==> flow/design.v <==
`timescale 1ps/1ps
module LASER (
	input CLK,
	input RST,
	input [3:0] X,
	input [3:0] Y,
	output reg [3:0] C1X,
	output reg [3:0] C1Y,
	output reg [3:0] C2X,
	output reg [3:0] C2Y,
	output DONE
);
parameter State_Data_Read									= 0,
					State_Calculate_Cover 					= 1,
					State_Next_Circle 							= 2,
					State_Refresh_Max_Cover_Circle	= 3,
					State_Data_Out 									= 4;
reg [2:0] State;
reg [3:0] DATA [39:0][1:0];  
reg [3:0] CNT_X,CNT_Y;
reg [5:0] CNT;
reg [2:0] STEP_CNT;
reg [6:0] ITER;  
reg [8:0] Calculate_REG;
reg [3:0] Distance1,Distance2,Distance3,Distance4;
reg S;
wire [3:0] Set_Circle [1:0];
reg [5:0] Max_Cover,Cover;
reg [3:0] Max_Cover_X,Max_Cover_Y;
reg inC1,inC2;
reg [7:0] sqrd1,sqrd2,sqrd3,sqrd4;
assign Set_Circle[0] = S ? C1X:C2X;
assign Set_Circle[1] = S ? C1Y:C2Y;
assign DONE = State== State_Data_Out ? 1'b1:1'b0;
always@(posedge CLK or posedge RST)begin
	if(RST)begin
		State <= State_Data_Read;	
		S<=0;
		{CNT_Y,CNT_X} <= 0;
		CNT <= 0;
		STEP_CNT <= 0;
		ITER <= 0;
		{Cover,Max_Cover} <= 0;
		{C1X,C1Y,C2X,C2Y} <= 0;
		{Max_Cover_Y,Max_Cover_X} <= 0; 
	end
	else begin
		case(State)
			State_Data_Read								:begin
				if(CNT>=39) begin
					State <= State_Calculate_Cover;
					CNT <= 0;
				end
				else CNT <= CNT+1;
				DATA[CNT][0] <= X;
				DATA[CNT][1] <= Y;
			end
			State_Calculate_Cover 				:begin  
				if(CNT>=39)begin
					State <= State_Next_Circle;
					CNT <= 0;
				end
				else begin
					CNT <= CNT+1;
				end
				if(inC1||inC2)begin
					Cover <= Cover+1;
				end
			end
			State_Next_Circle 						:begin  
				if(Cover>=Max_Cover)begin
					Max_Cover <= Cover;
					Max_Cover_Y <= CNT_Y;
					Max_Cover_X <= CNT_X;
				end
				if(Cover<=3)begin
					if(CNT_Y==15 && (CNT_X+10)>15)begin
						State <= State_Refresh_Max_Cover_Circle;
						CNT_Y <= 0;
						CNT_X <= 0;
					end
					else if((CNT_X+10)>15)begin
						CNT_Y <= CNT_Y+1;
						CNT_X <= 0;
						State <= State_Calculate_Cover;
					end
					else begin
						CNT_X <= CNT_X+10;
						State <= State_Calculate_Cover;
					end
				end
				else if(Cover<=10)begin
					if(CNT_Y==15 && (CNT_X+7)>15)begin
						State <= State_Refresh_Max_Cover_Circle;
						CNT_Y <= 0;
						CNT_X <= 0;
					end
					else if((CNT_X+7)>15)begin
						CNT_Y <= CNT_Y+1;
						CNT_X <= 0;
						State <= State_Calculate_Cover;
					end
					else begin
						CNT_X <= CNT_X+7;
						State <= State_Calculate_Cover;
					end
				end
				else if(Cover<=20)begin
					if(CNT_Y==15 && (CNT_X+3)>15)begin
						State <= State_Refresh_Max_Cover_Circle;
						CNT_Y <= 0;
						CNT_X <= 0;
					end
					else if((CNT_X+3)>15)begin
						CNT_Y <= CNT_Y+1;
						CNT_X <= 0;
						State <= State_Calculate_Cover;
					end
					else begin
						CNT_X <= CNT_X+3;
						State <= State_Calculate_Cover;
					end
				end
				else begin
					{CNT_Y,CNT_X}<= &{CNT_Y,CNT_X} ? 0:{CNT_Y,CNT_X}+1 ;
					State <= &{CNT_Y,CNT_X} ? State_Refresh_Max_Cover_Circle : State_Calculate_Cover;
				end
				Cover<=0;
			end
			State_Refresh_Max_Cover_Circle 	:begin 
				if(  (S&&{Max_Cover_Y,Max_Cover_X}=={C2Y,C2X}) ||
				 			(~S&&{Max_Cover_Y,Max_Cover_X}=={C1Y,C1X}) || (&ITER) ) State <= State_Data_Out;
				else begin 
					if(S) {C2Y,C2X} <= {Max_Cover_Y,Max_Cover_X};
					else {C1Y,C1X} <= {Max_Cover_Y,Max_Cover_X};
					State <= State_Calculate_Cover ; 
				end
				{CNT_Y,CNT_X} <= 0;
				CNT <= 0;
				STEP_CNT <= 0;
				ITER <= ITER+1;
				Cover<=0;
				S <= ~S;
			end
			State_Data_Out 								:begin 
				State <= State_Data_Read;	
				{CNT_Y,CNT_X} <= 0;
				S <= 0;
				CNT <= 0;
				STEP_CNT <= 0;
				ITER <= 0;
				{Cover,Max_Cover} <= 0;
				{C1X,C1Y,C2X,C2Y} <= 0;
				{Max_Cover_Y,Max_Cover_X} <= 0; 
			end
		endcase
	end
end
always@(*)begin
	if(State==State_Calculate_Cover)begin
		Distance1 = (CNT_X>DATA[CNT][0]) ? (CNT_X-DATA[CNT][0]):(DATA[CNT][0]-CNT_X);
		Distance2 = (CNT_Y>DATA[CNT][1]) ? (CNT_Y-DATA[CNT][1]):(DATA[CNT][1]-CNT_Y);	
		sqrd1 = Distance1*Distance1;
		sqrd2 = Distance2*Distance2;
		if( (sqrd1+sqrd2)<=16) inC1 = 1;
		else inC1 = 0;
		Distance3 = (Set_Circle[0]>DATA[CNT][0]) ? (Set_Circle[0]-DATA[CNT][0]):(DATA[CNT][0]-Set_Circle[0]);
		Distance4 = (Set_Circle[1]>DATA[CNT][1]) ? (Set_Circle[1]-DATA[CNT][1]):(DATA[CNT][1]-Set_Circle[1]);
		sqrd4 = Distance3*Distance3;
    sqrd3 = Distance4*Distance4;
		if( (sqrd3+sqrd4)<=16) inC2 = 1;
		else inC2 = 0;
	end
	else {Distance1,Distance2,inC1,inC2} = 0;
end
endmodule
==> flow/run.sh <==
#!/bin/bash
# the make line also repeats each setting of config.mk as NAME=value (left out here)
make -C /OpenROAD-flow-scripts/flow DESIGN_CONFIG=/design/flow/config.mk WORK_HOME=/design/flow/orfs CLKGATE_MAP_FILE= finish
==> flow/config.mk <==
export PLATFORM = sky130hd
export DESIGN_NAME = LASER
export DESIGN_NICKNAME = LASER
export VERILOG_FILES = /design/flow/design.v
export SDC_FILE = /design/flow/constraint.sdc
export NUM_CORES = 4
export LEC_CHECK = 0
export ABC_AREA = 0
export CAP_MARGIN = 30
export CELL_PAD_IN_SITES_GLOBAL_PLACEMENT = 3
export CORE_ASPECT_RATIO = 0.54
export CORE_MARGIN = 2
export CORE_UTILIZATION = 46
export CTS_CLUSTER_DIAMETER = 112
export GPL_ROUTABILITY_DRIVEN = 0
export MAX_ROUTING_LAYER = met4
export SLEW_MARGIN = 5
export TNS_END_PERCENT = 95
==> flow/constraint.sdc <==
create_clock -name core_clock -period 6.84 [get_ports {CLK}]
set_input_delay 1.3680 -clock core_clock [delete_from_list [all_inputs] [get_ports {CLK}]]
set_output_delay 1.3680 -clock core_clock [all_outputs]
set_load 0.01 [all_outputs]
==> results of run 1 <==
-- through the flow --
stage | util, % | power [uW] | hold WS [ns]
after floorplan | - | 2640 | 0.472
after global placement | 54.4 | 2700 | 0.495
after detailed placement | 54.4 | 2700 | 0.512
after CTS | 58.2 | 4800 | 0.530
after global routing | 59.0 | 4910 | 0.559
final | 59.0 | 4800 | 0.526
-- repair_timing --
| item | CTS | global route |
|---|---|---|
| buffers inserted | 20 | 15 |
| gates cloned | 0 | 1 |
| pin swaps | 26 | 48 |
| gates resized | 56 | 33 |
| endpoints found under the setup margin | 6 | 6 |
-- cell type report --
cell class	instances	area share (%)
Inverter	95	1.40
Timing Repair Buffer	371	12.2
Multi-Input combinational cell	1110	35.4
Tap cell	580	2.82
Antenna cell	2	0.0194
Sequential cell	383	43.4
Clock inverter	27	0.927
Clock buffer	42	3.83
-- metal layers --
layer	track usage [%]	vias to the layer above	share of wire (%)
li1	-	6982	-
met1	51.1	7961	48
met2	35.7	887	35
met3	17.5	78	16
met4	4.29	0	1.2
met5	-	-	0
==> Table 3: Implementation characteristics, run 1 <==
Table: implementation figures

Parameter                              Value

Critical path
  Reg-to-Reg Start .................. CNT[3]
  Data arrival, critical path .................. 9.04 ns
  Start point of the critical path .................. CNT[3]
  Critical path destination .................. Cover[4]
  Critical register-to-register path endpoint .................. Cover[4]
  Cell depth of the worst flop-to-flop path .................. 37
  CP delay by family, top .................. adder cells
  CP Depth .................. 37
  Number of buffer and inverter instances along the worst setup path .................. 11
  Kind of capture point of the worst setup path .................. flip-flop
  Flop-to-flop setup slack .................. -1.78 ns
  Delay of the slowest cell on the worst path .................. 0.59 ns
  Maximum fanout encountered on the critical timing path .................. 7
  Master of the slowest instance on the critical path .................. sky130_fd_sc_hd__fa_1
  Crit path kind .................. flip-flop to flip-flop
  Data required, critical path .................. 7.26 ns
  Critical Path Source Type .................. flip-flop

Power
  Lkg Pwr .................. around 0.010 uW
  Share of power burned in combinational logic .................. 2.7%
  Sequential share of power .................. 52.6%
  Worst voltage drop across the vdd grid .................. 0.140 mV
  Power of the combinational group .................. 128 uW
  Top Consumer .................. registers
  Switching Power .................. about 1100 uW
  Power attributed to sequential cells .................. 2530 uW
  Switching share of power .................. approximately 22%
  Proportion of power drawn by the clock network .................. 44.7%
  Power in the clock group .................. ~2200 uW
  Pwr dens .................. around 190 nW/um2
  Cell internal power dissipation .................. 3740 uW

Layout
  Fill count .................. 3656
  Nets .................. 2124
  P&R area growth vs syn .................. 25.7%
  Area of combinational cells with multiple inputs .................. approximately 9000 um2
  Final cell count without fillers .................. about 2600
  FF+latch area .................. 11200 um2
  Post-route cell area .................. 25800 um2

Clocking
  CTS H-Tree Depth .................. 2
  Clock Sink Count .................. 383
  Clock tree root buffer cell .................. sky130_fd_sc_hd__clkbuf_16
  CTS tree .................. built
  Deepest clock path buffer count .................. 3
  Reg clk slew, reported paths .................. 0.06 ns
  Quantity of hold-fixing buffers added after cts .................. 0
  Number of CTS-inserted buffers .................. 38
  Source-to-sink clock delay at the later pin of the worst-skew pair .................. between 0.5 and 0.6 ns

Synth
  Sequential-to-total area share from yosys stat .................. a little over half
  Most numerous cell types in the synthesized netlist .................. sky130_fd_sc_hd__edfxtp_1, sky130_fd_sc_hd__mux2_2, sky130_fd_sc_hd__nand2_1
  Max-area cell share .................. 46.8%
  Cell Area, Synth .................. between 20000 and 25000 um2
  Mean instance size in the synthesized netlist .................. ~12 um2
  Area leader, netlist .................. sky130_fd_sc_hd__edfxtp_1
  Post-synthesis instance total .................. 1703
  Fraction of the mapped netlist area in compound gates .................. 10.1%
  Post-synth mux share .................. 10.1%
  Adder and majority gate portion of the synthesized area .................. 8.11%
  Simple-Gate Area Share .................. about an eighth
  Main logic family .................. simple AND/OR/NAND/NOR gates
  Primary flip-flop cell chosen by synthesis mapping .................. sky130_fd_sc_hd__edfxtp_1
  Most instantiated library cell after synthesis .................. sky130_fd_sc_hd__edfxtp_1
  Unique cell type count in the Yosys netlist .................. roughly 60
  Synthesized chip area reported by yosys .................. 20500 um2
  Xor/xnor share .................. 1.66%
  Flip-flop and latch count after synthesis .................. 383
  Total number of yosys warnings .................. 2
  Number of nets at floorplan .................. 1828
  Cell count listed in synth_stat.txt .................. 1703
  Largest cells by area .................. sky130_fd_sc_hd__edfxtp_1, sky130_fd_sc_hd__mux2_2, sky130_fd_sc_hd__dfrtp_1
  Post-synth tally of flip-flops with integrated enable .................. 320
  Share of async-settable or async-resettable flops after synthesis .................. 16.4%

Placed design
  Hpwl dp .................. 53900 um
  Post-placement worst setup slack .................. -2.07 ns
  Placed inst area .................. 23800 um2
  Number of placed instances, taps included .................. roughly 2500
  Port buffer count .................. 26

STA
  Achievable Freq .................. roughly 120 MHz
  Final worst setup slack .................. -1.78 ns
  Number of hold-slack violations in the final timing report .................. 0
  Final clock skew .................. 0.0166 ns
  RSZ-0062 raised after global routing .................. true
  Max-slew violation total from the final report .................. 0
  Aggregate negative setup slack .................. -10.53 ns
  Remaining max-slew budget at the tightest pin .................. between 20 and 30%
  Final worst path period need .................. 8.62 ns
  Post-layout period usage .................. 126%
  Worst-Margin Slew .................. 1.07 ns
  Total of endpoints with negative setup slack in the final report .................. 6

Run
  Max-cap violations .................. 0
  Stage-log warning count .................. 53

Die
  Horizontal die dimension .................. 291 um
  Cell row count .................. 56
  Total I/O pin count .................. 27
  Chip Footprint .................. ~46000 um2
  Area of the placeable core .................. 43700 um2
  Die Y-Extent .................. 159 um
  Effective utilization at floorplan .................. 46.9%

Hold path
  Type of the tightest min-delay check .................. flip-flop to flip-flop
  Hold Path Sink .................. Max_Cover[0]
  Worst Hold Launch .................. Max_Cover[0]
  Hold depth .................. 1

Routing
  Antenna-violating nets left .................. 0
  Routed wire length per instance .................. 28.5 um
  Vias per std cell .................. 6.10
  DR vias .................. 15900
  Total Routed Length .................. 74300 um
  Post-route DRC violation count .................. 0
  DRC violation total after the first TritonRoute iteration .................. roughly 2200
  DRT Pass-1 Iters .................. 8

Global routing
  Overall overflow remaining after global route .................. 0
  Antenna violations before repair .................. 2
  Vias in the first global route .................. 15200
  Wire length of the first global-routing pass .................. 107000 um
  Pin count of the biggest net entering global routing .................. 81
  Overall track demand over capacity in global routing .................. 32.7%

Outcome
  Blocking Checks .................. setup timing
  Status .................. failed layout checks
==> run 2, diff against run 1 <==
- ABC_AREA: 0 -> unset
- CAP_MARGIN: 30 -> 20
- CELL_PAD_IN_SITES_DETAIL_PLACEMENT: unset -> 1
- CELL_PAD_IN_SITES_GLOBAL_PLACEMENT: 3 -> unset
- CORE_ASPECT_RATIO: 0.54 -> unset
- CORE_MARGIN: 2 -> 7
- CORE_UTILIZATION: 46 -> 40
- CTS_CLUSTER_DIAMETER: 112 -> unset
- GPL_ROUTABILITY_DRIVEN: 0 -> unset
- HOLD_SLACK_MARGIN: unset -> -0.09
- MAX_ROUTING_LAYER: met4 -> unset
- MIN_ROUTING_LAYER: unset -> met2
- SLEW_MARGIN: 5 -> 20
- TNS_END_PERCENT: 95 -> unset
- clock period: 6.84 -> 9.0 ns (I/O delays scaled with it)
==> Table 3: Implementation characteristics, run 2 <==
Table: implementation figures

Parameter                              Value

Synth
  Cell Area, Synth .................. between 20000 and 25000 um2
  Total number of yosys warnings .................. 2
  Area leader, netlist .................. sky130_fd_sc_hd__edfxtp_1
  Post-synth tally of flip-flops with integrated enable .................. 320
  Max-area cell share .................. 46.8%
  Simple-Gate Area Share .................. 11.6%
  Sequential-to-total area share from yosys stat .................. 54.5%
  Share of async-settable or async-resettable flops after synthesis .................. ~16%
  Adder and majority gate portion of the synthesized area .................. 8.11%
  Unique cell type count in the Yosys netlist .................. 60
  Fraction of the mapped netlist area in compound gates .................. 10.1%
  Mean instance size in the synthesized netlist .................. roughly 12 um2
  Xor/xnor share .................. 1.66%
  Most numerous cell types in the synthesized netlist .................. sky130_fd_sc_hd__edfxtp_1, sky130_fd_sc_hd__mux2_2, sky130_fd_sc_hd__nand2_1
  Most instantiated library cell after synthesis .................. sky130_fd_sc_hd__edfxtp_1
  Primary flip-flop cell chosen by synthesis mapping .................. sky130_fd_sc_hd__edfxtp_1
  Cell count listed in synth_stat.txt .................. 1703
  Largest cells by area .................. sky130_fd_sc_hd__edfxtp_1, sky130_fd_sc_hd__mux2_2, sky130_fd_sc_hd__dfrtp_1
  Synthesized chip area reported by yosys .................. 20500 um2
  Flip-flop and latch count after synthesis .................. 383
  Post-synth mux share .................. 10.1%
  Main logic family .................. simple AND/OR/NAND/NOR gates
  Post-synthesis instance total .................. 1703
  Number of nets at floorplan .................. between 1500 and 2000

Clocking
  Source-to-sink clock delay at the later pin of the worst-skew pair .................. approximately 0.61 ns
  Deepest clock path buffer count .................. 3
  Number of CTS-inserted buffers .................. 45
  Clock Sink Count .................. 383
  CTS tree .................. built
  CTS H-Tree Depth .................. 2
  Reg clk slew, reported paths .................. 0.06 ns
  Clock tree root buffer cell .................. sky130_fd_sc_hd__clkbuf_16

Routing
  Antenna-violating nets left .................. 0
  Total Routed Length .................. roughly 70000 um
  DRC violation total after the first TritonRoute iteration .................. 4137
  Vias per std cell .................. slightly above 8
  Routed wire length per instance .................. roughly 28 um
  DR vias .................. ~20000
  DRT Pass-1 Iters .................. 10
  Post-route DRC violation count .................. 0

Power
  Top Consumer .................. registers
  Proportion of power drawn by the clock network .................. between 40% and 50%
  Lkg Pwr .................. 0.00920 uW
  Sequential share of power .................. 50.8%
  Power in the clock group .................. roughly 1800 uW
  Cell internal power dissipation .................. 2930 uW
  Power attributed to sequential cells .................. 1920 uW
  Pwr dens .................. 156 nW/um2
  Switching share of power .................. 22.6%
  Share of power burned in combinational logic .................. 2.6%
  Worst voltage drop across the vdd grid .................. approximately 0.14 mV
  Power of the combinational group .................. 97.1 uW
  Switching Power .................. 856 uW

STA
  Final clock skew .................. 0.0296 ns
  Total of endpoints with negative setup slack in the final report .................. 0
  Aggregate negative setup slack .................. 0 ns
  Remaining max-slew budget at the tightest pin .................. 17.6%
  Final worst setup slack .................. ~0.18 ns
  Final worst path period need .................. 8.82 ns
  Max-slew violation total from the final report .................. 0
  Achievable Freq .................. about 110 MHz
  Number of hold-slack violations in the final timing report .................. 0
  Worst-Margin Slew .................. 1.23 ns
  Post-layout period usage .................. 98.0%

Layout
  Fill count .................. 5182
  P&R area growth vs syn .................. 18.5%
  Nets .................. a little under 2000
  Final cell count without fillers .................. 2519

Critical path
  Critical Path Source Type .................. flip-flop
  Data arrival, critical path .................. slightly above 9 ns
  Reg-to-Reg Start .................. CNT[3]
  CP delay by family, top .................. adder cells
  Critical register-to-register path endpoint .................. Cover[4]
  Cell depth of the worst flop-to-flop path .................. 34
  Most repeated library cell on the critical path .................. sky130_fd_sc_hd__fa_1
  Flop-to-flop setup slack .................. 0.18 ns
  Critical path destination .................. Cover[4]
  Master of the slowest instance on the critical path .................. sky130_fd_sc_hd__or4b_2
  Delay of the slowest cell on the worst path .................. 0.75 ns
  CP Depth .................. 34
  Crit path kind .................. flip-flop to flip-flop
  Data required, critical path .................. 9.47 ns
  Start point of the critical path .................. CNT[3]
  Number of buffer and inverter instances along the worst setup path .................. 7
  Maximum fanout encountered on the critical timing path .................. 13
  Kind of capture point of the worst setup path .................. flip-flop

Placed design
  Weighted congestion reported at the end of routability-driven placement .................. 1.03
  Hpwl dp .................. ~46000 um
  Port buffer count .................. 26
  Post-placement worst setup slack .................. -0.112 ns
  Number of placed instances, taps included .................. 2422

Hold path
  Worst Hold Launch .................. Max_Cover[0]
  Hold depth .................. 1
  Hold Path Sink .................. Max_Cover[0]
  Type of the tightest min-delay check .................. flip-flop to flip-flop

Die
  Total I/O pin count .................. 27
  Effective utilization at floorplan .................. 40.7%
  Chip Footprint .................. 57800 um2
  Die Y-Extent .................. between 200 and 250 um
  Area of the placeable core .................. 50400 um2
  Horizontal die dimension .................. 240 um
  Cell row count .................. just over 80

Global routing
  Wire length of the first global-routing pass .................. roughly 100000 um
  Overall track demand over capacity in global routing .................. approximately 36%
  Pin count of the biggest net entering global routing .................. roughly 80
  Overall overflow remaining after global route .................. 0
  Antenna violations before repair .................. 0
  Vias in the first global route .................. 23300

Run
  Max-cap violations .................. 0
  Stage-log warning count .................. 48

Outcome
  Status .................. timing/DRC/antenna clean
## run 2: repair_timing
action	in CTS	in global routing
setup buffers	0	13
hold buffers	0	0
pin swaps	0	21
resized	9	59
gates cloned	1	1
endpoints found under the setup margin	6	6
## run 2: final cells by class
| class | instances | area, um2 | area share (%) |
|---|---|---|---|
| clock inverter | 24 | 205 | 0.844 |
| inverter | 95 | 359 | 1.48 |
| timing repair buffer | 178 | 1550 | 6.36 |
| antenna | 2 | 5.00 | 0.0206 |
| tap | 672 | 841 | 3.46 |
| clock buffer | 55 | 1160 | 4.79 |
| multi-input combinational | 1110 | 8990 | 37.0 |
| sequential | 383 | 11200 | 46.0 |
## run 2: metal layers
| layer | part of all wire [%] | global-route usage [%] | wire (um) |
|---|---|---|---|
| met5 | 1.2 | 14.3 | 834 |
| met3 | 39 | 44.2 | 27300 |
| met2 | 49 | 43.3 | 34200 |
| met4 | 11 | 10.3 | 7740 |
| met1 | 0 | - | 0 |
## run 2: stage by stage
stage                     util, %  area, um2  power (uW)  hold WS, ns
after CTS                    47.4      23900        3780        0.522
after detailed placement     44.5      22400        2050        0.506
final                        48.2      24300        3790        0.522
after global placement       44.5      22400        2050        0.495
after global routing         48.2      24300        3860        0.552
after floorplan                 -      20500        2010        0.472
==> run 3, diff against run 2 <==
- CELL_PAD_IN_SITES_DETAIL_PLACEMENT: 1 -> unset
- CORE_MARGIN: 7 -> 2
- CORE_UTILIZATION: 40 -> 70
- CTS_CLUSTER_SIZE: unset -> 39
- HOLD_SLACK_MARGIN: -0.09 -> unset
- MIN_ROUTING_LAYER: met2 -> unset
- PLACE_DENSITY_LB_ADDON: unset -> 0.0
- SETUP_SLACK_MARGIN: unset -> 1.7
- clock period: 9.0 -> 6.3 ns (I/O delays scaled with it)
==> Table 3: Implementation characteristics, run 3 <==
Table: implementation figures

Parameter                              Value

Clocking
  Quantity of hold-fixing buffers added after cts .................. 0
  Number of CTS-inserted buffers .................. 40
  Clock tree root buffer cell .................. sky130_fd_sc_hd__clkbuf_16
  CTS tree .................. built
  Clock Sink Count .................. 383
  Source-to-sink clock delay at the later pin of the worst-skew pair .................. 0.56 ns
  Deepest clock path buffer count .................. 3
  Reg clk slew, reported paths .................. around 0.07 ns
  CTS H-Tree Depth .................. 2

Critical path
  Most repeated library cell on the critical path .................. sky130_fd_sc_hd__fa_1
  Kind of capture point of the worst setup path .................. flip-flop
  Start point of the critical path .................. CNT[4]
  Critical Path Source Type .................. flip-flop
  Delay of the slowest cell on the worst path .................. 0.53 ns
  Maximum fanout encountered on the critical timing path .................. 6
  Flop-to-flop setup slack .................. -2.45 ns
  CP Depth .................. 36
  Crit path kind .................. flip-flop to flip-flop
  Critical path destination .................. Cover[2]
  Master of the slowest instance on the critical path .................. sky130_fd_sc_hd__a222oi_1
  Reg-to-Reg Start .................. CNT[4]
  Data arrival, critical path .................. 9.18 ns
  Critical register-to-register path endpoint .................. Cover[2]
  CP delay by family, top .................. adder cells
  Cell depth of the worst flop-to-flop path .................. 36
  Number of buffer and inverter instances along the worst setup path .................. 10
  Data required, critical path .................. 6.73 ns

Routing
  Antenna-violating nets left .................. 0
  Total Routed Length .................. 75400 um
  DR vias .................. between 15000 and 20000
  Wl on met1 .................. 23100 um
  DRC violation total after the first TritonRoute iteration .................. 3770
  Vias per std cell .................. 7.37
  Routed wire length per instance .................. roughly 32 um
  DRT Pass-1 Iters .................. 11
  Met3 wirelength from detailed routing .................. 11100 um
  Met2 WL .................. 33600 um
  Uppermost layer routed .................. met4
  Post-route DRC violation count .................. 0

Synth
  Sequential-to-total area share from yosys stat .................. between 50% and 60%
  Most numerous cell types in the synthesized netlist .................. sky130_fd_sc_hd__edfxtp_1, sky130_fd_sc_hd__mux2_2, sky130_fd_sc_hd__nand2_1
  Unique cell type count in the Yosys netlist .................. 60
  Number of nets at floorplan .................. around 1800
  Cell count listed in synth_stat.txt .................. approximately 1700
  Synthesized chip area reported by yosys .................. approximately 21000 um2
  Mean instance size in the synthesized netlist .................. 12.0 um2
  Post-synthesis instance total .................. roughly 1700
  Area leader, netlist .................. sky130_fd_sc_hd__edfxtp_1
  Most instantiated library cell after synthesis .................. sky130_fd_sc_hd__edfxtp_1
  Simple-Gate Area Share .................. 11.6%
  Xor/xnor share .................. under 10%
  Primary flip-flop cell chosen by synthesis mapping .................. sky130_fd_sc_hd__edfxtp_1
  Largest cells by area .................. sky130_fd_sc_hd__edfxtp_1, sky130_fd_sc_hd__mux2_2, sky130_fd_sc_hd__dfrtp_1
  Share of async-settable or async-resettable flops after synthesis .................. approximately 16%
  Flip-flop and latch count after synthesis .................. about 380
  Max-area cell share .................. 46.8%
  Main logic family .................. simple AND/OR/NAND/NOR gates
  Total number of yosys warnings .................. 2
  Post-synth mux share .................. 10.1%
  Post-synth tally of flip-flops with integrated enable .................. between 300 and 400
  Fraction of the mapped netlist area in compound gates .................. 10.1%
  Adder and majority gate portion of the synthesized area .................. approximately 8%
  Cell Area, Synth .................. around 21000 um2

Global routing
  Overall track demand over capacity in global routing .................. 48.2%
  Overall overflow remaining after global route .................. 0
  Pin count of the biggest net entering global routing .................. between 80 and 90
  Wire length of the first global-routing pass .................. 109000 um
  Antenna violations before repair .................. 1
  Vias in the first global route .................. roughly 17000

STA
  Total of endpoints with negative setup slack in the final report .................. 6
  WHS .................. 0.520 ns
  Final worst setup slack .................. -2.45 ns
  Worst-Margin Slew .................. 1.40 ns
  Remaining max-slew budget at the tightest pin .................. 5.92%
  RSZ-0062 raised after global routing .................. true
  Post-layout period usage .................. 139%
  Final clock skew .................. around 0.027 ns
  Achievable Freq .................. 114 MHz
  Number of hold-slack violations in the final timing report .................. 0
  Final worst path period need .................. 8.75 ns
  Max-slew violation total from the final report .................. 0
  Aggregate negative setup slack .................. -14.66 ns

Outcome
  Blocking Checks .................. setup timing
  Status .................. failed layout checks

Die
  Die Y-Extent .................. between 150 and 200 um
  Cell row count .................. 62
  Horizontal die dimension .................. 175 um
  Area of the placeable core .................. around 29000 um2
  Total I/O pin count .................. 27
  Chip Footprint .................. around 31000 um2
  Effective utilization at floorplan .................. 71.3%

Layout
  Final core utilization .................. 88.4%
  P&R area growth vs syn .................. 24.0%
  Post-route cell area .................. 25400 um2
  Nets .................. 2103
  FF+latch area .................. 11200 um2
  Fill count .................. 1184
  Area of combinational cells with multiple inputs .................. 9120 um2

Power
  Cell internal power dissipation .................. 4160 uW
  Switching Power .................. 1220 uW
  Worst voltage drop across the vdd grid .................. 0.353 mV
  Power in the clock group .................. 2490 uW
  Share of power burned in combinational logic .................. 2.6%
  Power of the combinational group .................. 142 uW
  Pwr dens .................. roughly 210 nW/um2
  Power attributed to sequential cells .................. ~2700 uW
  Switching share of power .................. 22.7%
  Top Consumer .................. registers
  Sequential share of power .................. between 50 and 60%
  Proportion of power drawn by the clock network .................. 46.3%
  Lkg Pwr .................. 0.0102 uW

Hold path
  Type of the tightest min-delay check .................. flip-flop to flip-flop
  Hold Path Sink .................. Max_Cover[0]
  Hold depth .................. 1
  Worst Hold Launch .................. Max_Cover[0]

Placed design
  Port buffer count .................. 26
  Placed inst area .................. roughly 23000 um2
  Hpwl dp .................. about 43000 um
  Weighted congestion reported at the end of routability-driven placement .................. 1.01

Run
  Stage-log warning count .................. about 51
  Max-cap violations .................. 0
## run 3: metal layers
layer  up-vias  global-route usage (%)
met4         0                    32.1
li1       6925                       -
met1      8226                    55.5
met3       634                    17.6
met2      1848                    75.7
met5         -                       0
## run 3: layout make-up
class	count	area share [%]
timing repair buffer	348	11.7
antenna	2	0.0197
inverter	95	1.42
clock inverter	18	0.817
tap	384	1.89
clock buffer	53	4.33
multi-input combinational	1110	35.9
sequential	383	44.0
## run 3: timing repair
action,in CTS,in global routing
cloned,3,0
gates resized,50,26
pin swaps,30,37
setup endpoints to repair,6,6
buffers inserted,33,6
## run 3: per-stage QoR
step / worst slack [ns] / total power, uW / cells
after floorplan: -2.11 / 2870 / 1703
after global placement: -2.24 / 2920 / 2278
after detailed placement: -2.45 / 2920 / 2278
after CTS: -2.12 / 5280 / 2385
after global routing: -2.51 / 5410 / 2391
final: -2.45 / 5380 / 2393
==> run 4, diff against run 3 <==
- ABC_AREA: unset -> 0
- CELL_PAD_IN_SITES_DETAIL_PLACEMENT: unset -> 0
- CORE_UTILIZATION: 70 -> 72
- CTS_CLUSTER_DIAMETER: unset -> 363
- CTS_CLUSTER_SIZE: 39 -> 40
- HOLD_SLACK_MARGIN: unset -> 0.26
- MAX_ROUTING_LAYER: unset -> met5
- SETUP_SLACK_MARGIN: 1.7 -> -0.5
- clock period: 6.3 -> 5.13 ns (I/O delays scaled with it)
==> Table 3: Implementation characteristics, run 4 <==
Table: implementation figures

Parameter                              Value

Outcome
  Status .................. stopped before the end
  Last stage reached .................. global routing (5_1_grt)
  Stop err .................. [ERROR DPL-0033] detailed placement checks failed during check placement.

Synth
  Total number of yosys warnings .................. 2
  Area leader, netlist .................. sky130_fd_sc_hd__edfxtp_1
  Max-area cell share .................. a little under half
  Simple-Gate Area Share .................. 11.6%
  Number of nets at floorplan .................. 1828
  Flip-flop and latch count after synthesis .................. 383
  Cell Area, Synth .................. roughly 21000 um2
  Share of async-settable or async-resettable flops after synthesis .................. 16.4%
  Cell count listed in synth_stat.txt .................. 1703
  Mean instance size in the synthesized netlist .................. 12.0 um2
  Sequential-to-total area share from yosys stat .................. roughly 55%
  Synthesized chip area reported by yosys .................. about 21000 um2
  Most instantiated library cell after synthesis .................. sky130_fd_sc_hd__edfxtp_1
  Xor/xnor share .................. 1.66%
  Post-synthesis instance total .................. 1703
  Fraction of the mapped netlist area in compound gates .................. 10.1%
  Most numerous cell types in the synthesized netlist .................. sky130_fd_sc_hd__edfxtp_1, sky130_fd_sc_hd__mux2_2, sky130_fd_sc_hd__nand2_1
  Main logic family .................. simple AND/OR/NAND/NOR gates
  Post-synth tally of flip-flops with integrated enable .................. 320
  Primary flip-flop cell chosen by synthesis mapping .................. sky130_fd_sc_hd__edfxtp_1
  Unique cell type count in the Yosys netlist .................. roughly 60
  Largest cells by area .................. sky130_fd_sc_hd__edfxtp_1, sky130_fd_sc_hd__mux2_2, sky130_fd_sc_hd__dfrtp_1
  Post-synth mux share .................. about 10%
  Adder and majority gate portion of the synthesized area .................. 8.11%

Die
  Total I/O pin count .................. 27
  Effective utilization at floorplan .................. 73.4%
  Chip Footprint .................. 29900 um2
  Horizontal die dimension .................. 173 um
  Area of the placeable core .................. 27900 um2
  Cell row count .................. around 61
  Die Y-Extent .................. 173 um

Placed design
  Weighted congestion reported at the end of routability-driven placement .................. 1.00
  Port buffer count .................. 26
  Placed inst area .................. 23400 um2
  Hpwl dp .................. 44000 um
  Post-placement worst setup slack .................. -3.67 ns

Clocking
  Deepest clock path buffer count .................. 3
  CTS H-Tree Depth .................. 1
  Clock Sink Count .................. 383
  Number of CTS-inserted buffers .................. 13
  Clock tree root buffer cell .................. sky130_fd_sc_hd__clkbuf_16
run 4: what timing repair did:
| action | CTS |
|---|---|
| setup endpoints to repair | 6 |
| gates cloned | 2 |
| gates resized | 37 |
| pin swaps | 20 |
| setup buffers | 18 |
| hold buffers | 0 |
run 4: stage by stage:
| stage | hold slack (ns) | setup TNS [ns] | util [%] | cells |
|---|---|---|---|---|
| 2_1_floorplan | 0.472 | -19.53 | - | 1703 |
| 3_3_place_gp | 0.495 | -20.73 | 83.7 | 2283 |
| 3_5_place_dp | 0.521 | -21.89 | 83.7 | 2283 |
| 4_1_cts | 0.546 | -18.91 | 86.4 | 2320 |
==> run 5, diff against run 4 <==
- CORE_ASPECT_RATIO: unset -> 0.53
- CTS_CLUSTER_DIAMETER: 363 -> unset
- HOLD_SLACK_MARGIN: 0.26 -> unset
- SETUP_SLACK_MARGIN: -0.5 -> 2.17
- clock period: 5.13 -> 7.73 ns (I/O delays scaled with it)
==> Table 3: Implementation characteristics, run 5 <==
Table: implementation figures

Parameter                              Value

Critical path
  Critical path destination .................. Cover[3]
  Maximum fanout encountered on the critical timing path .................. 6
  Data required, critical path .................. 8.17 ns
  Kind of capture point of the worst setup path .................. flip-flop
  Master of the slowest instance on the critical path .................. sky130_fd_sc_hd__a222oi_1
  CP delay by family, top .................. adder cells
  Flop-to-flop setup slack .................. -1.27 ns
  Critical register-to-register path endpoint .................. Cover[3]
  Critical Path Source Type .................. flip-flop
  Cell depth of the worst flop-to-flop path .................. 38
  Crit path kind .................. flip-flop to flip-flop
  Start point of the critical path .................. CNT[3]
  Data arrival, critical path .................. 9.43 ns
  Delay of the slowest cell on the worst path .................. 0.67 ns
  CP Depth .................. 38
  Number of buffer and inverter instances along the worst setup path .................. 14
  Reg-to-Reg Start .................. CNT[3]

Synth
  Synthesized chip area reported by yosys .................. 20500 um2
  Xor/xnor share .................. between 1.5 and 2%
  Fraction of the mapped netlist area in compound gates .................. around a tenth
  Primary flip-flop cell chosen by synthesis mapping .................. sky130_fd_sc_hd__edfxtp_1
  Flip-flop and latch count after synthesis .................. 383
  Most instantiated library cell after synthesis .................. sky130_fd_sc_hd__edfxtp_1
  Simple-Gate Area Share .................. 11.6%
  Main logic family .................. simple AND/OR/NAND/NOR gates
  Cell Area, Synth .................. 20500 um2
  Number of nets at floorplan .................. around 1800
  Sequential-to-total area share from yosys stat .................. 54.5%
  Post-synth mux share .................. 10.1%
  Cell count listed in synth_stat.txt .................. ~1700
  Post-synthesis instance total .................. 1703
  Adder and majority gate portion of the synthesized area .................. between 8 and 9%
  Area leader, netlist .................. sky130_fd_sc_hd__edfxtp_1
  Most numerous cell types in the synthesized netlist .................. sky130_fd_sc_hd__edfxtp_1, sky130_fd_sc_hd__mux2_2, sky130_fd_sc_hd__nand2_1
  Mean instance size in the synthesized netlist .................. 12.0 um2
  Share of async-settable or async-resettable flops after synthesis .................. between 15 and 20%
  Total number of yosys warnings .................. 2
  Post-synth tally of flip-flops with integrated enable .................. 320
  Unique cell type count in the Yosys netlist .................. approximately 60
  Largest cells by area .................. sky130_fd_sc_hd__edfxtp_1, sky130_fd_sc_hd__mux2_2, sky130_fd_sc_hd__dfrtp_1
  Max-area cell share .................. 46.8%

STA
  Remaining max-slew budget at the tightest pin .................. 18.4%
  Achievable Freq .................. ~110 MHz
  Final worst setup slack .................. -1.27 ns
  Max-slew violation total from the final report .................. 0
  RSZ-0062 raised after global routing .................. true
  Final clock skew .................. between 0.015 and 0.02 ns
  Post-layout period usage .................. 116%
  Worst-Margin Slew .................. ~1.2 ns
  Final worst path period need .................. 9.00 ns
  Total of endpoints with negative setup slack in the final report .................. 6
  Number of hold-slack violations in the final timing report .................. 0

Hold path
  Worst Hold Launch .................. Max_Cover[0]
  Hold depth .................. 1
  Type of the tightest min-delay check .................. flip-flop to flip-flop
  Hold Path Sink .................. Max_Cover[0]

Routing
  Routed wire length per instance .................. 35.7 um
  Post-route DRC violation count .................. 0
  DR vias .................. about 19000
  DRT Pass-1 Iters .................. 17
  Total Routed Length .................. 83900 um
  DRC violation total after the first TritonRoute iteration .................. around 4700
  Vias per std cell .................. 7.93
  Antenna-violating nets left .................. 0

Clocking
  Clock Sink Count .................. between 300 and 400
  Source-to-sink clock delay at the later pin of the worst-skew pair .................. 0.56 ns
  Clock tree root buffer cell .................. sky130_fd_sc_hd__clkbuf_16
  Deepest clock path buffer count .................. 3
  Number of CTS-inserted buffers .................. 35
  Quantity of hold-fixing buffers added after cts .................. 0
  CTS H-Tree Depth .................. 2
  CTS tree .................. built
  Reg clk slew, reported paths .................. 0.08 ns

Outcome
  Blocking Checks .................. setup timing
  Status .................. failed layout checks

Placed design
  Port buffer count .................. 26
  Hpwl dp .................. about 51000 um
  Weighted congestion reported at the end of routability-driven placement .................. between 1 and 1.5
  Post-placement worst setup slack .................. -0.960 ns

Layout
  FF+latch area .................. around 11000 um2
  P&R area growth vs syn .................. 23.1%
  Fill count .................. around 970
  Nets .................. 2077
  Area of combinational cells with multiple inputs .................. 9430 um2

Power
  Switching share of power .................. 23.5%
  Cell internal power dissipation .................. around 3100 uW
  Top Consumer .................. registers
  Power of the combinational group .................. about 120 uW
  Proportion of power drawn by the clock network .................. 42.8%
  Share of power burned in combinational logic .................. 2.9%
  Power attributed to sequential cells .................. 2240 uW
  Sequential share of power .................. a little over half
  Lkg Pwr .................. 0.00993 uW
  Power in the clock group .................. 1760 uW
  Switching Power .................. 968 uW
  Total Power .................. a little over 4000 uW
  Worst voltage drop across the vdd grid .................. 0.211 mV
  Pwr dens .................. 163 nW/um2

Die
  Die Y-Extent .................. 127 um
  Effective utilization at floorplan .................. 74.1%
  Cell row count .................. around 44
  Chip Footprint .................. 29900 um2
  Total I/O pin count .................. 27
  Area of the placeable core .................. 27700 um2
  Horizontal die dimension .................. 236 um

Global routing
  Antenna violations before repair .................. 5
  Overall overflow remaining after global route .................. 0
  Pin count of the biggest net entering global routing .................. 81
  Overall track demand over capacity in global routing .................. 53.7%
  Vias in the first global route .................. 17400
  Wire length of the first global-routing pass .................. 116000 um

Run
  Stage-log warning count .................. 51
  Max-cap violations .................. 0
-- run 5: routing by layer --
metal	wire, um	share of wire, %	track usage [%]	vias up
li1	-	-	-	6874
met1	27000	32	71.4	8556
met2	32300	38	73.5	2471
met4	5790	6.9	19.0	17
met5	323	0.39	3.51	-
met3	18500	22	30.6	705
-- run 5: timing repair --
item                       in CTS  in global routing
setup endpoints to repair       6                  6
pin swaps                      49                 32
resized                       113                 31
setup buffers                  27                  5
-- run 5: metrics by stage --
stage               std cells  util, %  setup TNS, ns  cell area (um2)  hold WS (ns)
global placement         2248     83.7          -4.07            23200         0.495
CTS                      2337     90.3          -3.47            25000         0.524
floorplan                1703        -          -3.93            20700         0.472
finish                   2347     91.2          -7.27            25300         0.522
detailed placement       2248     83.7          -5.51            23200         0.508
global route             2345     91.2          -6.94            25300         0.538
-- run 5: area by class of cell --
type	count	area share [%]
inverter	95	1.44
tap	368	1.82
timing repair buffer	327	10.9
clock buffer	38	3.51
multi-input combinational	1110	37.3
sequential	383	44.3
antenna	2	0.0198
clock inverter	24	0.654
==> run 6, diff against run 5 <==
- ABC_AREA: 0 -> unset
- CELL_PAD_IN_SITES_DETAIL_PLACEMENT: 0 -> unset
- CORE_ASPECT_RATIO: 0.53 -> unset
- CORE_UTILIZATION: 72 -> 40
- CTS_CLUSTER_SIZE: 40 -> unset
- MAX_ROUTING_LAYER: met5 -> unset
- PLACE_DENSITY_LB_ADDON: 0.0 -> unset
- SETUP_SLACK_MARGIN: 2.17 -> unset
- clock period: 7.73 -> 8.78 ns (I/O delays scaled with it)
==> Table 3: Implementation characteristics, run 6 <==
Table: implementation figures

Parameter                              Value

Clocking
  Quantity of hold-fixing buffers added after cts .................. 0
  CTS tree .................. built
  Clock Sink Count .................. about 380
  Number of CTS-inserted buffers .................. 43
  Deepest clock path buffer count .................. 3
  Source-to-sink clock delay at the later pin of the worst-skew pair .................. just under 0.6 ns
  Clock tree root buffer cell .................. sky130_fd_sc_hd__clkbuf_16
  Reg clk slew, reported paths .................. 0.06 ns
  CTS H-Tree Depth .................. 2

Power
  Switching Power .................. 817 uW
  Pwr dens .................. roughly 160 nW/um2
  Proportion of power drawn by the clock network .................. 46.1%
  Power in the clock group .................. 1760 uW
  Power of the combinational group .................. 92.4 uW
  Switching share of power .................. 21.4%
  Cell internal power dissipation .................. 3010 uW
  Sequential share of power .................. 51.5%
  Lkg Pwr .................. 0.00926 uW
  Top Consumer .................. registers
  Worst voltage drop across the vdd grid .................. 0.153 mV
  Power attributed to sequential cells .................. 1970 uW
  Share of power burned in combinational logic .................. under 10%

Synth
  Adder and majority gate portion of the synthesized area .................. around 8%
  Most numerous cell types in the synthesized netlist .................. sky130_fd_sc_hd__edfxtp_1, sky130_fd_sc_hd__mux2_2, sky130_fd_sc_hd__nand2_1
  Synthesized chip area reported by yosys .................. 20500 um2
  Primary flip-flop cell chosen by synthesis mapping .................. sky130_fd_sc_hd__edfxtp_1
  Main logic family .................. simple AND/OR/NAND/NOR gates
  Area leader, netlist .................. sky130_fd_sc_hd__edfxtp_1
  Cell count listed in synth_stat.txt .................. 1703
  Mean instance size in the synthesized netlist .................. 12.0 um2
  Largest cells by area .................. sky130_fd_sc_hd__edfxtp_1, sky130_fd_sc_hd__mux2_2, sky130_fd_sc_hd__dfrtp_1
  Unique cell type count in the Yosys netlist .................. 60
  Sequential-to-total area share from yosys stat .................. 54.5%
  Fraction of the mapped netlist area in compound gates .................. 10.1%
  Share of async-settable or async-resettable flops after synthesis .................. 16.4%
  Post-synth tally of flip-flops with integrated enable .................. ~320
  Flip-flop and latch count after synthesis .................. 383
  Max-area cell share .................. between 40 and 50%
  Number of nets at floorplan .................. 1828
  Post-synth mux share .................. 10.1%
  Total number of yosys warnings .................. 2
  Post-synthesis instance total .................. roughly 1700
  Most instantiated library cell after synthesis .................. sky130_fd_sc_hd__edfxtp_1
  Cell Area, Synth .................. 20500 um2
  Simple-Gate Area Share .................. 11.6%
  Xor/xnor share .................. 1.66%

Layout
  P&R area growth vs syn .................. 19.0%
  Nets .................. 1941
  Final cell count without fillers .................. 2522
  Final core utilization .................. between 40% and 50%
  Post-route cell area .................. 24400 um2

Routing
  Vias per std cell .................. 5.85
  Met2 WL .................. 29400 um
  Post-route DRC violation count .................. 0
  Uppermost layer routed .................. met4
  Routed wire length per instance .................. 24.9 um
  DR vias .................. 14800
  DRT Pass-1 Iters .................. 5
  Wl on met1 .................. 25500 um
  Total Routed Length .................. 62800 um
  Antenna diode count .................. 0
  Antenna-violating nets left .................. 0
  DRC violation total after the first TritonRoute iteration .................. 1563
  Met3 wirelength from detailed routing .................. approximately 5300 um

Critical path
  Data required, critical path .................. 9.23 ns
  Number of buffer and inverter instances along the worst setup path .................. 7
  Reg-to-Reg Start .................. CNT[3]
  Master of the slowest instance on the critical path .................. sky130_fd_sc_hd__fa_1
  CP Depth .................. 33
  Critical Path Source Type .................. flip-flop
  Data arrival, critical path .................. approximately 9 ns
  Most repeated library cell on the critical path .................. sky130_fd_sc_hd__fa_1
  Start point of the critical path .................. CNT[3]
  Cell depth of the worst flop-to-flop path .................. 33
  Delay of the slowest cell on the worst path .................. 0.55 ns
  Critical register-to-register path endpoint .................. Cover[4]
  Crit path kind .................. flip-flop to flip-flop
  Critical path destination .................. Cover[4]
  Maximum fanout encountered on the critical timing path .................. 16
  Kind of capture point of the worst setup path .................. flip-flop
  Flop-to-flop setup slack .................. 0.24 ns
  CP delay by family, top .................. adder cells

Run
  Stage-log warning count .................. 49
  Max-cap violations .................. 0

STA
  Number of hold-slack violations in the final timing report .................. 0
  Achievable Freq .................. 117 MHz
  Remaining max-slew budget at the tightest pin .................. 21.3%
  Final clock skew .................. 0.0178 ns
  Total of endpoints with negative setup slack in the final report .................. 0
  Worst-Margin Slew .................. 1.17 ns
  Final worst path period need .................. around 8.5 ns
  Max-slew violation total from the final report .................. 0
  Post-layout period usage .................. 97.3%
  Aggregate negative setup slack .................. 0 ns

Die
  Effective utilization at floorplan .................. around two fifths
  Cell row count .................. a little over 80
  Area of the placeable core .................. 50400 um2
  Die Y-Extent .................. 230 um
  Horizontal die dimension .................. approximately 230 um
  Total I/O pin count .................. 27
  Chip Footprint .................. 53100 um2

Outcome
  Status .................. timing/DRC/antenna clean

Global routing
  Overall track demand over capacity in global routing .................. 23.4%
  Vias in the first global route .................. 14700
  Pin count of the biggest net entering global routing .................. 81
  Overall overflow remaining after global route .................. 0
  Antenna violations before repair .................. 0
  Wire length of the first global-routing pass .................. ~93000 um

Hold path
  Hold depth .................. 1
  Type of the tightest min-delay check .................. flip-flop to flip-flop
  Worst Hold Launch .................. CNT[4]
  Hold Path Sink .................. CNT[4]

Placed design
  Port buffer count .................. 26
  Placed inst area .................. 22400 um2
  Weighted congestion reported at the end of routability-driven placement .................. around 0.9
  Number of placed instances, taps included .................. around 2400
  Hpwl dp .................. 42200 um
run 6: layout make-up:
class / instances / area [um2]
fill: 4499 / 26000
tap: 672 / 841
timing repair buffer: 183 / 1580
inverter: 95 / 359
clock buffer: 57 / 1140
sequential: 383 / 11200
multi-input combinational: 1110 / 9100
clock inverter: 22 / 205
run 6: per-stage QoR:
stage,hold slack [ns],total power [uW],worst slack (ns)
after CTS,0.527,3850,-0.0108
after global placement,0.496,2100,-0.106
final,0.522,3830,0.236
after global routing,0.540,3920,-0.0627
after detailed placement,0.514,2100,-0.255
after floorplan,0.472,2060,0.00977
run 6: routing by layer:
layer,vias up,global-route usage [%]
met5,-,0
met4,0,10.0
met3,132,4.38
met2,666,37.2
met1,7354,31.2
li1,6612,-
run 6: what timing repair did:
| action | CTS | global route |
|---|---|---|
| gates cloned | 1 | 1 |
| resized | 17 | 76 |
| endpoints found under the setup margin | 6 | 6 |
| pin swaps | 4 | 35 |
| buffers inserted | 5 | 20 |
==> run 7, diff against run 6 <==
- CORE_UTILIZATION: 40 -> 72
- CTS_CLUSTER_SIZE: unset -> 39
- PLACE_DENSITY_LB_ADDON: unset -> 0.0
- SETUP_SLACK_MARGIN: unset -> 0.69
- clock period: 8.78 -> 8.33 ns (I/O delays scaled with it)
==> Table 3: Implementation characteristics, run 7 <==
Table: implementation figures

Parameter                              Value

Outcome
  Status .................. stopped before the end
  Last stage reached .................. global routing (5_1_grt)
  Stop err .................. [ERROR DPL-0033] detailed placement checks failed during check placement.

Clocking
  CTS H-Tree Depth .................. 2
  Deepest clock path buffer count .................. 3
  Quantity of hold-fixing buffers added after cts .................. 0
  Clock Sink Count .................. 383
  Clock tree root buffer cell .................. sky130_fd_sc_hd__clkbuf_16
  Number of CTS-inserted buffers .................. 39

Synth
  Flip-flop and latch count after synthesis .................. about 380
  Cell Area, Synth .................. 20500 um2
  Fraction of the mapped netlist area in compound gates .................. between 10% and 20%
  Post-synth mux share .................. 10.1%
  Area leader, netlist .................. sky130_fd_sc_hd__edfxtp_1
  Simple-Gate Area Share .................. 11.6%
  Xor/xnor share .................. 1.66%
  Main logic family .................. simple AND/OR/NAND/NOR gates
  Sequential-to-total area share from yosys stat .................. between 50% and 60%
  Most instantiated library cell after synthesis .................. sky130_fd_sc_hd__edfxtp_1
  Unique cell type count in the Yosys netlist .................. 60
  Number of nets at floorplan .................. 1828
  Max-area cell share .................. 46.8%
  Share of async-settable or async-resettable flops after synthesis .................. 16.4%
  Synthesized chip area reported by yosys .................. 20500 um2
  Adder and majority gate portion of the synthesized area .................. 8.11%
  Primary flip-flop cell chosen by synthesis mapping .................. sky130_fd_sc_hd__edfxtp_1
  Total number of yosys warnings .................. 2
  Mean instance size in the synthesized netlist .................. 12.0 um2
  Largest cells by area .................. sky130_fd_sc_hd__edfxtp_1, sky130_fd_sc_hd__mux2_2, sky130_fd_sc_hd__dfrtp_1
  Post-synthesis instance total .................. 1703
  Most numerous cell types in the synthesized netlist .................. sky130_fd_sc_hd__edfxtp_1, sky130_fd_sc_hd__mux2_2, sky130_fd_sc_hd__nand2_1
  Cell count listed in synth_stat.txt .................. 1703
  Post-synth tally of flip-flops with integrated enable .................. between 300 and 400

Placed design
  Hpwl dp .................. 41200 um
  Port buffer count .................. 26
  Weighted congestion reported at the end of routability-driven placement .................. 0.963
  Number of placed instances, taps included .................. 2152

Die
  Total I/O pin count .................. 27
  Chip Footprint .................. 29900 um2
  Cell row count .................. 61
  Area of the placeable core .................. 27900 um2
  Effective utilization at floorplan .................. 73.4%
  Die Y-Extent .................. 173 um
  Horizontal die dimension .................. 173 um
==> run 7: per-stage QoR <==
stage	hold WS, ns	TNS (ns)	utilization [%]	setup slack, ns	area [um2]
after floorplan	0.472	-0.332	-	-0.0762	20700
after global placement	0.498	-1.47	80.1	-0.253	22400
after detailed placement	0.520	-1.69	80.1	-0.291	22400
after CTS	0.533	0	86.0	0.0602	24000
==> run 7: timing repair <==
item,4_1_cts
pin swaps,41
setup buffers,24
endpoints found under the setup margin,6
gates cloned,2
gates resized,46
==> run 8, diff against run 7 <==
- CTS_CLUSTER_SIZE: 39 -> 27
- SETUP_SLACK_MARGIN: 0.69 -> -0.28
- clock period: 8.33 -> 8.13 ns (I/O delays scaled with it)
==> Table 3: Implementation characteristics, run 8 <==
Table: implementation figures

Parameter                              Value

Outcome
  Status .................. failed layout checks
  Blocking Checks .................. capacitance limit, slew limit, setup timing

Critical path
  Cell depth of the worst flop-to-flop path .................. 35
  Data required, critical path .................. 8.55 ns
  Critical path destination .................. Cover[5]
  Kind of capture point of the worst setup path .................. flip-flop
  Master of the slowest instance on the critical path .................. sky130_fd_sc_hd__fa_1
  Crit path kind .................. flip-flop to flip-flop
  Start point of the critical path .................. CNT[3]
  Reg-to-Reg Start .................. CNT[3]
  Flop-to-flop setup slack .................. -0.57 ns
  CP delay by family, top .................. adder cells
  CP Depth .................. 35
  Number of buffer and inverter instances along the worst setup path .................. 8
  Maximum fanout encountered on the critical timing path .................. 8
  Delay of the slowest cell on the worst path .................. 0.53 ns
  Most repeated library cell on the critical path .................. sky130_fd_sc_hd__fa_1
  Data arrival, critical path .................. 9.12 ns
  Critical register-to-register path endpoint .................. Cover[5]
  Critical Path Source Type .................. flip-flop

Layout
  FF+latch area .................. 11200 um2
  Fill count .................. 1075
  P&R area growth vs syn .................. 23.3%
  Area of combinational cells with multiple inputs .................. 9350 um2
  Nets .................. around 2100
  Final core utilization .................. between 90 and 100%

Synth
  Mean instance size in the synthesized netlist .................. 12.0 um2
  Unique cell type count in the Yosys netlist .................. 60
  Primary flip-flop cell chosen by synthesis mapping .................. sky130_fd_sc_hd__edfxtp_1
  Flip-flop and latch count after synthesis .................. approximately 380
  Cell Area, Synth .................. between 20000 and 25000 um2
  Total number of yosys warnings .................. 2
  Most numerous cell types in the synthesized netlist .................. sky130_fd_sc_hd__edfxtp_1, sky130_fd_sc_hd__mux2_2, sky130_fd_sc_hd__nand2_1
  Fraction of the mapped netlist area in compound gates .................. 10.1%
  Post-synthesis instance total .................. 1703
  Sequential-to-total area share from yosys stat .................. between 50% and 60%
  Number of nets at floorplan .................. roughly 1800
  Share of async-settable or async-resettable flops after synthesis .................. 16.4%
  Post-synth tally of flip-flops with integrated enable .................. 320
  Simple-Gate Area Share .................. 11.6%
  Synthesized chip area reported by yosys .................. slightly above 20000 um2
  Area leader, netlist .................. sky130_fd_sc_hd__edfxtp_1
  Main logic family .................. simple AND/OR/NAND/NOR gates
  Max-area cell share .................. 46.8%
  Xor/xnor share .................. 1.66%
  Post-synth mux share .................. 10.1%
  Most instantiated library cell after synthesis .................. sky130_fd_sc_hd__edfxtp_1
  Cell count listed in synth_stat.txt .................. 1703
  Adder and majority gate portion of the synthesized area .................. 8.11%
  Largest cells by area .................. sky130_fd_sc_hd__edfxtp_1, sky130_fd_sc_hd__mux2_2, sky130_fd_sc_hd__dfrtp_1

STA
  Remaining max-slew budget at the tightest pin .................. -16.6%
  Final worst setup slack .................. -0.571 ns
  Number of hold-slack violations in the final timing report .................. 0
  Achievable Freq .................. around 110 MHz
  RSZ-0062 raised after global routing .................. true
  Max-slew violation total from the final report .................. 5
  Final worst path period need .................. approximately 8.7 ns
  Final clock skew .................. 0.0385 ns
  Worst-Margin Slew .................. 1.74 ns
  Post-layout period usage .................. 107%
  Total of endpoints with negative setup slack in the final report .................. 6

Die
  Total I/O pin count .................. 27
  Chip Footprint .................. 29900 um2
  Effective utilization at floorplan .................. 73.4%
  Horizontal die dimension .................. 173 um
  Cell row count .................. around 61
  Area of the placeable core .................. 27900 um2
  Die Y-Extent .................. 173 um

Power
  Proportion of power drawn by the clock network .................. 45.0%
  Pwr dens .................. around 160 nW/um2
  Lkg Pwr .................. between 0.01 and 0.015 uW
  Power in the clock group .................. 1830 uW
  Sequential share of power .................. a little over half
  Share of power burned in combinational logic .................. 2.7%
  Cell internal power dissipation .................. around 3100 uW
  Power attributed to sequential cells .................. ~2100 uW
  Total Power .................. ~4100 uW
  Worst voltage drop across the vdd grid .................. 0.241 mV
  Switching Power .................. 930 uW
  Power of the combinational group .................. 110 uW
  Switching share of power .................. a little under a quarter
  Top Consumer .................. registers

Clocking
  Number of CTS-inserted buffers .................. 40
  CTS tree .................. built
  Source-to-sink clock delay at the later pin of the worst-skew pair .................. between 0.5 and 0.6 ns
  Reg clk slew, reported paths .................. roughly 0.060 ns
  Quantity of hold-fixing buffers added after cts .................. 0
  Deepest clock path buffer count .................. 3
  Clock Sink Count .................. 383
  CTS H-Tree Depth .................. 2
  Clock tree root buffer cell .................. sky130_fd_sc_hd__clkbuf_16

Global routing
  Overall track demand over capacity in global routing .................. 45.0%
  Pin count of the biggest net entering global routing .................. just over 80
  Vias in the first global route .................. about 17000
  Overall overflow remaining after global route .................. 0
  Antenna violations before repair .................. 3
  Wire length of the first global-routing pass .................. 102000 um

Placed design
  Weighted congestion reported at the end of routability-driven placement .................. 0.988
  Port buffer count .................. 26
  Hpwl dp .................. 42400 um

Routing
  DR vias .................. 17500
  Vias per std cell .................. around 7.5
  Total Routed Length .................. between 70000 and 80000 um
  DRC violation total after the first TritonRoute iteration .................. 3915
  Post-route DRC violation count .................. 0
  Antenna-violating nets left .................. 0
  DRT Pass-1 Iters .................. 8
  Routed wire length per instance .................. between 30 and 40 um

Run
  Max-cap violations .................. 1
  Stage-log warning count .................. 51

Hold path
  Hold depth .................. 1
  Worst Hold Launch .................. Max_Cover[0]
  Type of the tightest min-delay check .................. flip-flop to flip-flop
  Hold Path Sink .................. Max_Cover[0]
-- run 8: layout make-up --
cell class / instances / area share [%]
Antenna cell: 1 / 0.00990
Tap cell: 378 / 1.87
Clock buffer: 53 / 4.24
Sequential cell: 383 / 44.3
Timing Repair Buffer: 312 / 10.6
Inverter: 95 / 1.43
Multi-Input combinational cell: 1111 / 37.0
Clock inverter: 20 / 0.653
-- run 8: metal layers --
layer  GRT usage, %  vias up  wire length, um
met3           12.2      612            11200
met5              0        -               72
met2           72.2     1929            33500
li1               -     6836                -
met4           28.2        4             7010
met1           54.6     8158            22900
-- run 8: through the flow --
stage	setup TNS, ns	hold WS [ns]	cells	setup WS [ns]	cell area (um2)
after floorplan	-1.72	0.472	1703	-0.300	20700
after global placement	-1.42	0.498	2237	-0.240	23000
after detailed placement	-2.55	0.504	2237	-0.434	23000
after CTS	-1.41	0.521	2319	-0.266	24500
after global routing	-4.26	0.560	2353	-0.728	25300
final	-3.22	0.520	2353	-0.571	25300
-- run 8: timing repair --
action / in CTS / in global routing
setup endpoints to repair: 6 / 6
pin swaps: 34 / 58
gates cloned: 2 / 1
resized: 39 / 103
setup buffers: 16 / 37
==> run 9, diff against run 8 <==
- CELL_PAD_IN_SITES_DETAIL_PLACEMENT: unset -> 0
- CELL_PAD_IN_SITES_GLOBAL_PLACEMENT: unset -> 2
- CORE_MARGIN: 2 -> 7
- CORE_UTILIZATION: 72 -> 40
- CTS_CLUSTER_DIAMETER: unset -> 374
- CTS_CLUSTER_SIZE: 27 -> unset
- GPL_ROUTABILITY_DRIVEN: unset -> 1
- GPL_TIMING_DRIVEN: unset -> 0
- HOLD_SLACK_MARGIN: unset -> -0.09
- MIN_ROUTING_LAYER: unset -> met1
- PLACE_DENSITY_LB_ADDON: 0.0 -> 0.15
- SETUP_SLACK_MARGIN: -0.28 -> 0.72
- SLEW_MARGIN: 20 -> 5
- TNS_END_PERCENT: unset -> 55
- clock period: 8.13 -> 5.12 ns (I/O delays scaled with it)
==> Table 3: Implementation characteristics, run 9 <==
Table: implementation figures

Parameter                              Value

STA
  Worst-Margin Slew .................. 1.20 ns
  Final clock skew .................. 0.0220 ns
  RSZ-0062 raised after global routing .................. true
  Total of endpoints with negative setup slack in the final report .................. 6
  Remaining max-slew budget at the tightest pin .................. 19.6%
  Max-slew violation total from the final report .................. 0
  Aggregate negative setup slack .................. -22.67 ns
  Post-layout period usage .................. 174%
  Final worst path period need .................. a little under 9 ns
  Number of hold-slack violations in the final timing report .................. 0
  Achievable Freq .................. 112 MHz
  Final worst setup slack .................. -3.81 ns

Hold path
  Type of the tightest min-delay check .................. flip-flop to flip-flop
  Hold Path Sink .................. Max_Cover[0]
  Worst Hold Launch .................. Max_Cover[0]
  Hold depth .................. 1

Clocking
  Clock Sink Count .................. 383
  Clock tree root buffer cell .................. sky130_fd_sc_hd__clkbuf_16
  CTS tree .................. built
  Source-to-sink clock delay at the later pin of the worst-skew pair .................. 0.59 ns
  Deepest clock path buffer count .................. 3
  Reg clk slew, reported paths .................. 0.06 ns
  Number of CTS-inserted buffers .................. roughly 44
  CTS H-Tree Depth .................. 2

Critical path
  CP delay by family, top .................. adder cells
  Reg-to-Reg Start .................. CNT[3]
  Start point of the critical path .................. CNT[3]
  Number of buffer and inverter instances along the worst setup path .................. 10
  Crit path kind .................. flip-flop to flip-flop
  Data required, critical path .................. 5.60 ns
  Maximum fanout encountered on the critical timing path .................. 7
  Delay of the slowest cell on the worst path .................. slightly above 0.5 ns
  Critical path destination .................. Cover[3]
  Master of the slowest instance on the critical path .................. sky130_fd_sc_hd__fa_1
  Data arrival, critical path .................. 9.40 ns
  Critical Path Source Type .................. flip-flop
  Most repeated library cell on the critical path .................. sky130_fd_sc_hd__fa_1
  Kind of capture point of the worst setup path .................. flip-flop
  CP Depth .................. 36
  Cell depth of the worst flop-to-flop path .................. 36
  Flop-to-flop setup slack .................. -3.81 ns
  Critical register-to-register path endpoint .................. Cover[3]

Power
  Proportion of power drawn by the clock network .................. a little under half
  Power in the clock group .................. around 3100 uW
  Top Consumer .................. registers
  Lkg Pwr .................. 0.00945 uW
  Switching Power .................. roughly 1500 uW
  Sequential share of power .................. 51.2%
  Worst voltage drop across the vdd grid .................. 0.263 mV
  Pwr dens .................. roughly 270 nW/um2
  Switching share of power .................. between 20 and 25%
  Power of the combinational group .................. about 170 uW
  Share of power burned in combinational logic .................. 2.6%
  Cell internal power dissipation .................. 5130 uW
  Power attributed to sequential cells .................. 3380 uW
  Total Power .................. 6600 uW

Synth
  Number of nets at floorplan .................. approximately 1800
  Share of async-settable or async-resettable flops after synthesis .................. ~16%
  Post-synth tally of flip-flops with integrated enable .................. about 320
  Max-area cell share .................. 46.8%
  Area leader, netlist .................. sky130_fd_sc_hd__edfxtp_1
  Largest cells by area .................. sky130_fd_sc_hd__edfxtp_1, sky130_fd_sc_hd__mux2_2, sky130_fd_sc_hd__dfrtp_1
  Total number of yosys warnings .................. 2
  Flip-flop and latch count after synthesis .................. ~380
  Simple-Gate Area Share .................. 11.6%
  Primary flip-flop cell chosen by synthesis mapping .................. sky130_fd_sc_hd__edfxtp_1
  Most instantiated library cell after synthesis .................. sky130_fd_sc_hd__edfxtp_1
  Fraction of the mapped netlist area in compound gates .................. about a tenth
  Post-synthesis instance total .................. 1703
  Mean instance size in the synthesized netlist .................. ~12 um2
  Sequential-to-total area share from yosys stat .................. 54.5%
  Cell count listed in synth_stat.txt .................. 1703
  Post-synth mux share .................. 10.1%
  Most numerous cell types in the synthesized netlist .................. sky130_fd_sc_hd__edfxtp_1, sky130_fd_sc_hd__mux2_2, sky130_fd_sc_hd__nand2_1
  Xor/xnor share .................. between 1.5 and 2%
  Synthesized chip area reported by yosys .................. 20500 um2
  Cell Area, Synth .................. 20500 um2
  Adder and majority gate portion of the synthesized area .................. 8.11%
  Unique cell type count in the Yosys netlist .................. 60
  Main logic family .................. simple AND/OR/NAND/NOR gates

Die
  Chip Footprint .................. 57800 um2
  Die Y-Extent .................. 240 um
  Total I/O pin count .................. 27
  Area of the placeable core .................. 50400 um2
  Horizontal die dimension .................. around 240 um
  Effective utilization at floorplan .................. about two fifths
  Cell row count .................. about 80

Global routing
  Wire length of the first global-routing pass .................. 105000 um
  Pin count of the biggest net entering global routing .................. around 45
  Routing usage on met1 .................. 31.7%
  Overall overflow remaining after global route .................. 0
  Vias in the first global route .................. 15100
  Grt peak-use layer .................. met2
  Antenna violations before repair .................. 0
  Met2 track demand over resource .................. 41.4%
  Routing usage on met3 .................. 4.64%
  Overall track demand over capacity in global routing .................. roughly a quarter

Layout
  Post-route cell area .................. 24900 um2
  Fill count .................. 4491
  Nets .................. 1980
  P&R area growth vs syn .................. 21.2%
  Final cell count without fillers .................. 2560

Placed design
  Port buffer count .................. 22
  Placed inst area .................. 22000 um2
  Hpwl dp .................. 52200 um
  Number of placed instances, taps included .................. 2416
  Weighted congestion reported at the end of routability-driven placement .................. between 0.9 and 1

Routing
  Antenna-violating nets left .................. 0
  Total Routed Length .................. 72400 um
  DRT Pass-1 Iters .................. 6
  Routed wire length per instance .................. approximately 28 um
  DR vias .................. 15100
  Vias per std cell .................. 5.90
  DRC violation total after the first TritonRoute iteration .................. around 1700
  Post-route DRC violation count .................. 0

Run
  Max-cap violations .................. 0
  Stage-log warning count .................. 51

Outcome
  Blocking Checks .................. setup timing
  Status .................. failed layout checks
## run 9: layout make-up
cell class,instances,area [um2],area share (%)
sequential,383,11200,45.0
clock buffer,55,1140,4.60
clock inverter,23,221,0.891
timing repair buffer,106,972,3.91
tap,672,841,3.38
inverter,95,369,1.49
multi-input combinational,1110,9320,37.5
antenna,1,2.50,0.0101
buffer,115,795,3.20
## run 9: layer usage
metal / routed length [um] / part of all wire [%]
met5: 0 / 0
met2: 34700 / 48
met1: 29100 / 40
met3: 5420 / 7.5
met4: 3200 / 4.4
## run 9: what timing repair did
action | CTS | global route
pin swaps | 52 | 12
hold buffers | 0 | 0
gates resized | 225 | 17
buffers inserted | 55 | 8
setup endpoints to repair | 6 | 6
gates cloned | 1 | 0
## run 9: stage by stage
step,hold WS (ns),setup WS [ns],utilization (%)
6_report,0.520,-3.81,49.3
2_1_floorplan,0.472,-3.31,-
3_3_place_gp,0.496,-6.07,43.2
5_1_grt,0.551,-3.98,49.3
3_5_place_dp,0.510,-5.20,43.6
4_1_cts,0.524,-3.69,49.1
Power figures rest on the tool's default switching activity, not on a simulated workload.
